==> inputs of job 4323 <==
## bellmanford
module bellmanford (reset, clock, GMAR1, GMDR1, GMAR2, GMDR2, IMAR, IMDR, WMAR1, WMAR2, WMDR1, WMDR2, WMWDR, WMWAR, WMWE, OMAR, OMDR, OMWAR, OMWDR, OMWE, NegCycle, Finish);
input clock,reset;
output reg [12:0] GMAR1;
input wire [127:0] GMDR1;
output reg [12:0] GMAR2;
input wire [127:0] GMDR2;
output reg [12:0] IMAR;
input wire [7:0] IMDR;
output reg [12:0] WMAR1;
input wire [127:0] WMDR1;
output reg [12:0] WMAR2;
input wire [127:0] WMDR2;
output reg [12:0] WMWAR;
output reg [127:0] WMWDR;
output reg WMWE;
output wire [12:0] OMAR;
output wire [15:0] OMDR;
assign OMAR = 13'b0;
assign OMDR = 16'b0;
output reg [12:0] OMWAR;
output reg [15:0] OMWDR;
output reg OMWE;
output reg NegCycle;
output reg Finish;
parameter [4:0]  
Init    = 4'b0000,
Init1   = 4'b0001,
Init2   = 4'b0010,
Init3   = 4'b0011,
Upd_S   = 4'b0100,
Upd_D   = 4'b0101, 
BFA1    = 4'b0110,
BFA_Stall1 = 4'b0111,
BFA2    = 4'b1000,
BFA_Stall2    = 4'b1001,
BFA3    = 4'b1010,
BFA_Stall3 = 4'b1011,
BFA4    = 4'b1100,
BFA5    = 4'b1101,
BFA_Stall4 = 4'b1110,
BFA6    = 4'b1111,
OP1     = 5'b10000,
OP_Stall1 = 5'b10001,
OP2     = 5'b10010,
OP3     = 5'b10011,
OP4     = 5'b10100,
OP_Stall2 = 5'b10101,
Refresh1 = 5'b10110,
Refresh2 = 5'b10111,
End1 = 5'b11000,
End2 = 5'b11001,
End3 = 5'b11010;
reg [127:0] GMDR1_reg;
reg [127:0] GMDR2_reg;
reg [7:0] IMDR_reg;
reg [127:0] WMDR1_reg;
reg [127:0] WMDR2_reg;
always@(posedge clock)
begin
    GMDR1_reg <= GMDR1;
    GMDR2_reg <= GMDR2;
    IMDR_reg <= IMDR;
    WMDR1_reg <= WMDR1;
    WMDR2_reg <= WMDR2;
end
reg [7:0] NumNodes;
reg [7:0] NodeCounter;
reg [7:0] Ureg;
reg [7:0] NumLinks;
reg [7:0] LinkCounter;
reg [7:0] Vreg[0:8];
reg signed [7:0] Wreg[0:8];
reg signed [7:0] NewWeight;
reg [7:0] Sub;
reg BFA_flag;
reg signed [7:0] DistU;
reg First_Node;
reg NegativeCycleCheck;
reg FirstLine;
reg MultiLine;
reg [4:0]   current_state, next_state;
always@(posedge clock)
begin
       current_state <= next_state;
end
always@(posedge clock)
begin
	if(reset)
	begin
		WMWE <= 1'b0;
		OMWE <= 1'b0;
		Finish <= 1'b0;
		NegCycle <= 1'b0;
		GMAR1 <= 0;
		GMAR2 <= 0;
		IMAR <= 0;
		WMAR1 <= 0;
		WMAR2 <= 0;
		WMWAR <= 0;
		OMWAR <= 0;
		WMWDR <= 0;
	end
	else
	begin
    		casex(current_state)
    		Init:
    		    begin
                    GMAR1 <= 0;
                    GMAR2 <= 0;
  ...
clock: 2.37 ns
lec_check: 0
cap_margin: 20
core_margin: 2
core_utilization: 56
setup_slack_margin: 0.64
slew_margin: 20
run.sh (not shown) runs the stock make flow with config.mk's settings and CLKGATE_MAP_FILE=.
==> inputs of job 3875, as changes to job 4323 <==
Settings changed: CORE_UTILIZATION 56 to 66, SETUP_SLACK_MARGIN 0.64 to -0.13.
==> flow/constraint.sdc (replaced) <==
create_clock -name core_clock -period 2.52 [get_ports {clock}]
set_input_delay 0.5040 -clock core_clock [delete_from_list [all_inputs] [get_ports {clock}]]
set_output_delay 0.5040 -clock core_clock [all_outputs]
set_load 0.01 [all_outputs]
==> notes <==
- Job 3875 aborted during I/O pin placement (3_2_place_iop). Job 4323 failed in I/O pin placement (3_2_place_iop) with PPL-0024.
- Synthesized cell count is the same in job 4323 and job 3875.
- Area after synthesis is the same in job 3875 and job 4323.
- Against job 3875, the die area of job 4323 is higher by about 17%.
==> figures <==
metric                                                                                      job 3875                           job 4323
Multiplexer area fraction after synthesis                                                     5.838%                             5.838%
Cell area after technology mapping                                                         24990 µm²                          24990 µm²
Count of unique library cells instantiated by Yosys                                               81                                 81
Count of instantiated cells in the yosys netlist                                                2357                               2357
Largest area contributor in the netlist                                     sky130_fd_sc_hd__dfxtp_1           sky130_fd_sc_hd__dfxtp_1
Asr flop ratio synth                                                                              0%                                 0%
Die y size                                                                                  198.6 µm                           215.2 µm
Adder share                                                                                   2.614%                             2.614%
Post-synth top flop                                                         sky130_fd_sc_hd__dfxtp_1           sky130_fd_sc_hd__dfxtp_1
Top-count cell post-synth                                                   sky130_fd_sc_hd__dfxtp_1           sky130_fd_sc_hd__dfxtp_1
Die width                                                                                   198.6 µm                           215.2 µm
Number of rows in the core area                                                                   71                                 77
Fp util                                                                                       66.65%                             56.63%
Area fraction in compound gates after synthesis                                               15.41%                             15.41%
Result of the run                                                          aborted with a tool error          aborted with a tool error
Failing step                                                       I/O pin placement (3_2_place_iop)  I/O pin placement (3_2_place_iop)
Total number of yosys warnings                                                                     3                                  3
Simple-gate area share of the yosys netlist                                                   11.58%                             11.58%
Chip Footprint                                                                             39430 µm²                          46330 µm²
Sequential area share after synthesis                                                         53.36%                             53.36%
Area of the core                                                                           37490 µm²                          44120 µm²
Fraction of post-synthesis cell area in the top cell type by area                             28.84%                             28.84%
Flip-flops with a built-in enable                                                                204                                204
Flops & latches, synth                                                                           564                                564
